## job 1836
Design conv_top, start of the top module:
module conv_top (
   input  logic         clk,
   input  logic         rst,
   input  logic [511:0] image,
   input  logic [71:0]  kernel,
   output logic [287:0] conv_out,
   output logic         layer_done_out
);
logic [0:7][0:7][7:0] image_a;
logic [0:2][0:2][7:0] kernel_a;
logic [0:5][0:5][7:0] conv_out_a;
always_comb begin
   for (int r=0; r<8; r++)
      for (int c=0; c<8; c++)
         image_a[r][c] = image[(r*8+c)*8 +: 8];
   for (int i=0; i<3; i++)
      for (int j=0; j<3; j++)
         kernel_a[i][j] = kernel[(i*3+j)*8 +: 8];
   for (int r=0; r<6; r++)
      for (int c=0; c<6; c++)
         conv_out[(r*6+c)*8 +: 8] = conv_out_a[r][c];
end
conv_layer #(
   .KERNEL_SIZE (3),
   .IMGCOL      (8),
   .IMGROW      (8),
   .DATA_WIDTH  (8),
   .KDATA_WIDTH (8),
   .ACTIVATION  ("RELU")
) u_conv_layer (
   .clk            (clk),
   .rst            (rst),
   .image          (image_a),
   .kernel         (kernel_a),
   .conv_out       (conv_out_a),
   .layer_done_out (layer_done_out)
);
endmodule
Size: ~6,200 cells after synthesis, roughly 530 flip-flops, about 880 I/O pins.
make LEC_CHECK=0 CAP_MARGIN=20 CORE_MARGIN=2 CORE_UTILIZATION=33 PLACE_DENSITY=0.6 SLEW_MARGIN=20 finish   # period 10.4 ns
run.sh (not shown) runs the stock make flow with config.mk's settings and CLKGATE_MAP_FILE=.
Having completed the whole flow, job 1836 delivered a layout that passed the timing, design-rule and antenna checks.
#### Input delta (job 4655 over job 1836)
--- a/flow/config.mk
+++ b/flow/config.mk
@@ -7,6 +7,12 @@
 export LEC_CHECK = 0
 export CAP_MARGIN = 20
+export CELL_PAD_IN_SITES_DETAIL_PLACEMENT = 0
+export CORE_ASPECT_RATIO = 1.29
 export CORE_MARGIN = 2
-export CORE_UTILIZATION = 33
-export PLACE_DENSITY = 0.6
+export CORE_UTILIZATION = 58
+export CTS_CLUSTER_SIZE = 59
+export GPL_ROUTABILITY_DRIVEN = 1
+export MAX_ROUTING_LAYER = met4
+export SETUP_SLACK_MARGIN = 0.27
 export SLEW_MARGIN = 20
+export TNS_END_PERCENT = 5
==> flow/constraint.sdc <==
create_clock -name core_clock -period 5.84 [get_ports {clk}]
set_input_delay 1.1680 -clock core_clock [delete_from_list [all_inputs] [get_ports {clk}]]
set_output_delay 1.1680 -clock core_clock [all_outputs]
set_load 0.01 [all_outputs]
[summary]
Job 4655 vs. job 1836: layout sequential cell count about even.
Re flop share of the area: job 4655 is 1.3 points down on job 1836.
Between job 4655 and job 1836, it is job 4655 whose minimum setup slack in the final design is lower, by 4.75 ns.
Number of tap instances, job 4655 and job 1836, lower one = job 4655.
Job 4655 vs. job 1836: hold slack has increased; critical path depth increased 4; number of vias in the routed layout +11,600; routed wire length rose by 67,000 microns.
In the reports for job 4655 and job 1836, the smaller detailed-routing iteration count for the pre-antenna-repair pass belongs to job 1836.
Job 4655: complete, dirty (capacitance limit, slew limit, setup timing)
Setup changes, job 4655 to job 323
==> flow/config.mk <==
export PLATFORM = sky130hd
export DESIGN_NAME = conv_top
export DESIGN_NICKNAME = conv_top
export VERILOG_FILES = /design/flow/design.v
export SDC_FILE = /design/flow/constraint.sdc
export NUM_CORES = 4
export LEC_CHECK = 0
export CAP_MARGIN = 20
export CORE_ASPECT_RATIO = 1.87
export CORE_MARGIN = 2
export CORE_UTILIZATION = 66
export CTS_CLUSTER_DIAMETER = 216
export CTS_CLUSTER_SIZE = 50
export HOLD_SLACK_MARGIN = 0.29
export MIN_ROUTING_LAYER = met2
export PLACE_DENSITY_LB_ADDON = 0.29
export SETUP_SLACK_MARGIN = -0.79
export SLEW_MARGIN = 20
export TNS_END_PERCENT = 25
==> flow/constraint.sdc <==
create_clock -name core_clock -period 11.0 [get_ports {clk}]
set_input_delay 2.2000 -clock core_clock [delete_from_list [all_inputs] [get_ports {clk}]]
set_output_delay 2.2000 -clock core_clock [all_outputs]
set_load 0.01 [all_outputs]
## What came out
Job 323 failed in global routing with GRT-0116. Synthesized cell count: job 4655 vs job 323 identical. Post-cts repair resize count (job 323 over job 4655): decrease, 216. Delta (job 323 minus job 4655): compound-cell area share of the yosys netlist held steady, placeable core area fell by 13,000 sq um. Re row count: job 4655 was lower than job 323.
#### Input delta (job 9670 over job 323)
==> flow/config.mk <==
export PLATFORM = sky130hd
export DESIGN_NAME = conv_top
export DESIGN_NICKNAME = conv_top
export VERILOG_FILES = /design/flow/design.v
export SDC_FILE = /design/flow/constraint.sdc
export NUM_CORES = 4
export LEC_CHECK = 0
export CAP_MARGIN = 20
export CORE_MARGIN = 2
export CORE_UTILIZATION = 40
export PLACE_DENSITY = 0.6
export SLEW_MARGIN = 20
--- outcome ---
- Job 9670 went all the way through the flow, and no timing, DRC or antenna check failed.
- Reported for job 323 and job 9670, share of synthesized cell area in full adder, half adder and majority cells turned out identical to the last digit.
- Against job 323 as the reference, job 9670 delivers a higher post-cts gate resize count.
- From job 323 to job 9670 the numbers moved as follows: placement row count now smaller; number of buffers added by the clock tree synthesis step grew by 52; total cell area reported by yosys after synthesis about even.
- Comparing job 9670 against job 323, there is no change at all in number of synthesized flops with an enable pin.
- Instance count after placement with tap cells included, job 9670 vs job 323: up by a little under 10%
- Comparing job 9670 against job 323, there is no change at all in mean area per synthesized cell.
- The core utilization at floorplan number comes out higher for job 323 vs job 9670.
- [compare] base=job 323 new=job 9670: die area increased by about 64% relative to the old numbers, pre-CTS setup slack decreased by 0.077 ns relative to the old numbers.
The following lists how job 7845 was set up differently from job 9670:
--- a/flow/config.mk
+++ b/flow/config.mk
@@ -8,5 +8,6 @@
 export CAP_MARGIN = 20
 export CORE_MARGIN = 2
-export CORE_UTILIZATION = 40
+export CORE_UTILIZATION = 65
+export CTS_CLUSTER_SIZE = 46
 export PLACE_DENSITY = 0.6
 export SLEW_MARGIN = 20
==> flow/constraint.sdc <==
create_clock -name core_clock -period 8.97 [get_ports {clk}]
set_input_delay 1.7940 -clock core_clock [delete_from_list [all_inputs] [get_ports {clk}]]
set_output_delay 1.7940 -clock core_clock [all_outputs]
set_load 0.01 [all_outputs]
Notes after the runs:
- The flow completed for job 7845, but it is not clean: the layout still shows setup timing.
- Job 9670 → job 7845: worst setup slack now sits lower, longest individual stage delay on the worst path now sits higher, final cell count now sits lower, layout overhead on the synthesized area now sits higher, number of H-tree branching levels now sits lower.
- The buffer count from post-CTS setup fixing of job 7845 exceeds that of job 9670 by 22.
- Comparing worst hold slack for job 9670 and job 7845, the bigger number came from job 7845.
- Compared with job 9670, placement density in the core of job 7845 is higher.
What job 1249 does differently from job 7845 at the input level:
--- a/flow/config.mk
+++ b/flow/config.mk
@@ -8,6 +8,4 @@
 export CAP_MARGIN = 20
 export CORE_MARGIN = 2
-export CORE_UTILIZATION = 65
-export CTS_CLUSTER_SIZE = 46
-export PLACE_DENSITY = 0.6
+export CORE_UTILIZATION = 58
 export SLEW_MARGIN = 20
==> flow/constraint.sdc <==
create_clock -name core_clock -period 5.8 [get_ports {clk}]
set_input_delay 1.1600 -clock core_clock [delete_from_list [all_inputs] [get_ports {clk}]]
set_output_delay 1.1600 -clock core_clock [all_outputs]
set_load 0.01 [all_outputs]
--- outcome ---
- On job 1249: setup violation total in the final timing report is 295 higher than what job 7845 gave.
- Part of the cycle the worst path needs: job 1249 and job 7845 compared, lower one is job 7845
- Job 1249: all stages done; final checks FAILED (setup timing).
- Diff job 7845 -> job 1249: sum of negative setup slack shrank by 512.57 ns, number of buffer and inverter instances along the worst setup path rose by 1, number of vias in the routed layout rose 3,305.
